==> inputs of onyx <==
==> flow/design.v <==
module RandomNumberGenerator(clk, rst, load, key_x, seed_r, seed_g, seed_b, Rout, Gout, Bout, Key_ready);
    input wire clk;
    input wire rst;
    input wire load;                  
    input wire [15:0] key_x;          
    input wire [15:0] seed_r;         
    input wire [15:0] seed_g;
    input wire [15:0] seed_b;
    output reg [7:0] Rout;
    output reg [7:0] Gout;
    output reg [7:0] Bout;
    output reg Key_ready;
    wire Rout_bit;
    wire Gout_bit;
    wire Bout_bit;
    reg[15:0] Rlfsr;
    reg[15:0] Glfsr;
    reg[15:0] Blfsr;
    reg [2:0] bit_count;
    wire Rfeedback_lfsr;
    wire Gfeedback_lfsr;
    wire Bfeedback_lfsr;
    wire Rout_lfsr;
    wire Gout_lfsr;
    wire Bout_lfsr;
    reg signed [15:0] x; 
    reg signed [31:0] x_square; 
    reg signed [31:0] x_mult;  
    reg signed [15:0] x_next;
    wire out_chaotic;
    assign Rfeedback_lfsr = Rlfsr[15] ^ Rlfsr[13] ^ Rlfsr[12] ^ Rlfsr[10]; 
    assign Gfeedback_lfsr = Glfsr[15] ^ Glfsr[13] ^ Glfsr[12] ^ Glfsr[10]; 
    assign Bfeedback_lfsr = Blfsr[15] ^ Blfsr[13] ^ Blfsr[12] ^ Blfsr[10]; 
    assign Rout_lfsr = Rlfsr[15];
    assign Gout_lfsr = Glfsr[15];
    assign Bout_lfsr = Blfsr[15];
    assign out_chaotic = x_next[15];
    assign Rout_bit = Rout_lfsr ^ out_chaotic;
    assign Gout_bit = Gout_lfsr ^ out_chaotic;
    assign Bout_bit = Bout_lfsr ^ out_chaotic;
    always @(posedge clk or posedge rst) begin
        if (rst) begin
            Rlfsr <= 16'b0000000000000001;
            Glfsr <= 16'b0000000000000010;
            Blfsr <= 16'b0000000000000011;
            x <= 16'sh7EF0;                          
            Rout <= 8'b0;
            Gout <= 8'b0;
            Bout <= 8'b0;
            Key_ready <= 0;
            bit_count <=0;
            x_square <= 0;
            x_next <= 0;
            x_mult <= 0;
        end
        else if (load) begin
            Rlfsr <= seed_r;
            Glfsr <= seed_g;
            Blfsr <= seed_b;
            x <= key_x;
            Rout <= 8'b0;
            Gout <= 8'b0;
            Bout <= 8'b0;
            Key_ready <= 0;
            bit_count <=0;
            x_square <= 0;
            x_next <= 0;
            x_mult <= 0;
        end
        else begin
            Rlfsr <= {Rlfsr[14:0], Rfeedback_lfsr};
            Glfsr <= {Glfsr[14:0], Gfeedback_lfsr};
            Blfsr <= {Blfsr[14:0], Bfeedback_lfsr};
            Rout <= {Rout[6:0], Rout_bit};
            Gout <= {Gout[6:0], Gout_bit};
            Bout <= {Bout[6:0], Bout_bit};
            if (bit_count == 3'd7) begin
                Key_ready <= 1;   
                bit_count <= 0;
            end 
            else begin
                Key_ready <= 0;
                bit_count <= bit_count + 1;
            end
            x_square <= x * x;                        
            x_mult <= x_square <<< 1;                 
            x_next <= 16'sh7FFF - x_mult[30:15];      
            x <= x_next;
        end
    end
endmodule
==> flow/run.sh <==
#!/bin/bash
# the make line also repeats each setting of config.mk as NAME=value (left out here)
make -C /OpenROAD-flow-scripts/flow DESIGN_CONFIG=/design/flow/config.mk WORK_HOME=/design/flow/orfs CLKGATE_MAP_FILE= finish
==> flow/config.mk <==
export PLATFORM = sky130hd
export DESIGN_NAME = RandomNumberGenerator
export DESIGN_NICKNAME = RandomNumberGenerator
export VERILOG_FILES = /design/flow/design.v
export SDC_FILE = /design/flow/constraint.sdc
export NUM_CORES = 4
export LEC_CHECK = 0
export ABC_AREA = 1
export CAP_MARGIN = 20
export CORE_MARGIN = 2
export CORE_UTILIZATION = 72
export CTS_CLUSTER_DIAMETER = 317
export CTS_CLUSTER_SIZE = 99
export PLACE_DENSITY = 0.42
export SETUP_SLACK_MARGIN = -0.1
export SLEW_MARGIN = 20
==> flow/constraint.sdc <==
create_clock -name core_clock -period 4.5 [get_ports {clk}]
set_input_delay 0.9000 -clock core_clock [delete_from_list [all_inputs] [get_ports {clk}]]
set_output_delay 0.9000 -clock core_clock [all_outputs]
set_load 0.01 [all_outputs]
==> inputs of maple, as changes to onyx <==
--- a/flow/config.mk
+++ b/flow/config.mk
@@ -9,8 +9,7 @@
 export CAP_MARGIN = 20
 export CORE_MARGIN = 2
 export CORE_UTILIZATION = 72
-export CTS_CLUSTER_DIAMETER = 317
-export CTS_CLUSTER_SIZE = 99
-export PLACE_DENSITY = 0.42
-export SETUP_SLACK_MARGIN = -0.1
+export CTS_CLUSTER_SIZE = 37
+export HOLD_SLACK_MARGIN = -0.08
+export PLACE_DENSITY = 0.79
 export SLEW_MARGIN = 20
==> flow/constraint.sdc (replaced) <==
create_clock -name core_clock -period 5.46 [get_ports {clk}]
set_input_delay 1.0920 -clock core_clock [delete_from_list [all_inputs] [get_ports {clk}]]
set_output_delay 1.0920 -clock core_clock [all_outputs]
set_load 0.01 [all_outputs]
==> inputs of willow, as changes to onyx <==
==> flow/config.mk (replaced) <==
export PLATFORM = sky130hd
export DESIGN_NAME = RandomNumberGenerator
export DESIGN_NICKNAME = RandomNumberGenerator
export VERILOG_FILES = /design/flow/design.v
export SDC_FILE = /design/flow/constraint.sdc
export NUM_CORES = 4
export LEC_CHECK = 0
export CAP_MARGIN = 20
export CORE_MARGIN = 2
export CORE_UTILIZATION = 58
export SLEW_MARGIN = 20
==> flow/constraint.sdc (replaced) <==
create_clock -name core_clock -period 5.03 [get_ports {clk}]
set_input_delay 1.0060 -clock core_clock [delete_from_list [all_inputs] [get_ports {clk}]]
set_output_delay 1.0060 -clock core_clock [all_outputs]
set_load 0.01 [all_outputs]
==> inputs of fjord, as changes to onyx <==
==> flow/config.mk (replaced) <==
export PLATFORM = sky130hd
export DESIGN_NAME = RandomNumberGenerator
export DESIGN_NICKNAME = RandomNumberGenerator
export VERILOG_FILES = /design/flow/design.v
export SDC_FILE = /design/flow/constraint.sdc
export NUM_CORES = 4
export LEC_CHECK = 0
export CAP_MARGIN = 20
export CORE_MARGIN = 2
export CORE_UTILIZATION = 71
export PLACE_DENSITY = 0.66
export SETUP_SLACK_MARGIN = 1.46
export SLEW_MARGIN = 20
export TNS_END_PERCENT = 5
==> flow/constraint.sdc (replaced) <==
create_clock -name core_clock -period 5.03 [get_ports {clk}]
set_input_delay 1.0060 -clock core_clock [delete_from_list [all_inputs] [get_ports {clk}]]
set_output_delay 1.0060 -clock core_clock [all_outputs]
set_load 0.01 [all_outputs]
==> comparison <==
- Die size: maple is smaller than willow (about 13%).
- Via count: willow < fjord < maple.
- Against maple, the clock-buffer cell count of fjord is lower by 1.
- First-iteration DRC count: maple > fjord > willow.
- willow finished but failed the layout checks on negative setup slack. maple reached the layout checks and failed them: negative setup slack. onyx stopped in global routing with GRT-0232. fjord finished but failed the layout checks on negative setup slack.
- Non-clock buffer count: willow > fjord > maple.
- The lowest setup slack belongs to fjord, the highest to maple.
- Critical path depth, lowest first: fjord, willow, maple.
- Against maple, the maximum frequency of fjord is smaller by about 0.66%.
==> figures <==
metric                                                                fjord                 maple                       onyx                willow
Result of the run                                           failed layout checks  failed layout checks  aborted with a tool error       failed layout checks
Stage where the flow stopped                                              -                     -             global routing                     -
Reasons for failing layout checks                      negative setup slack  negative setup slack                          -  negative setup slack
Ao+oa area frac                                                       2.83%                 2.73%                      2.73%                 2.83%
Remaining design rule violation count                                     0                     0                          -                     0
Fin nets                                                               1837                  2253                          -                  1863
Maximum cell stage delay along the critical path                     580 ps                630 ps                          -                550 ps
Worst setup path category                              register to register  register to register                          -  register to register
Count of instantiated cells in the yosys netlist                       1217                  1680                       1680                  1217
Chip Height                                                          140 um                144 um                     144 um                154 um
Layout Utilization                                                    90.9%                 92.2%                          -                 77.4%
Detailed-router iteration count before antenna repair                     5                    12                          -                     5
Tmin final                                                          6120 ps               6080 ps                          -               5770 ps
Warning total across the stage logs                                      35                    36                          -                    35
Distinct cell type count after synthesis                                 43                    35                         35                    43
Number of fill cells in the layout                                      734                   720                          -                  1469
Req. time, crit path                                                5360 ps               5810 ps                          -               5340 ps
Chip area                                                       19500 sq um           20600 sq um                20600 sq um           23800 sq um
Final RePlAce weighted congestion                                     0.898                 0.952                      0.896                 0.846
Top area contributor share                                            34.1%                 31.8%                      31.8%                 34.1%
Clock transition at path regs                                         80 ps                 70 ps                          -                 70 ps
Post-synthesis cell area                                        13100 sq um           14000 sq um                14000 sq um           13100 sq um
Maximum clock frequency                                           0.164 GHz             0.165 GHz                          -             0.173 GHz
Floorplan core area                                             18000 sq um           19300 sq um                19300 sq um           22000 sq um
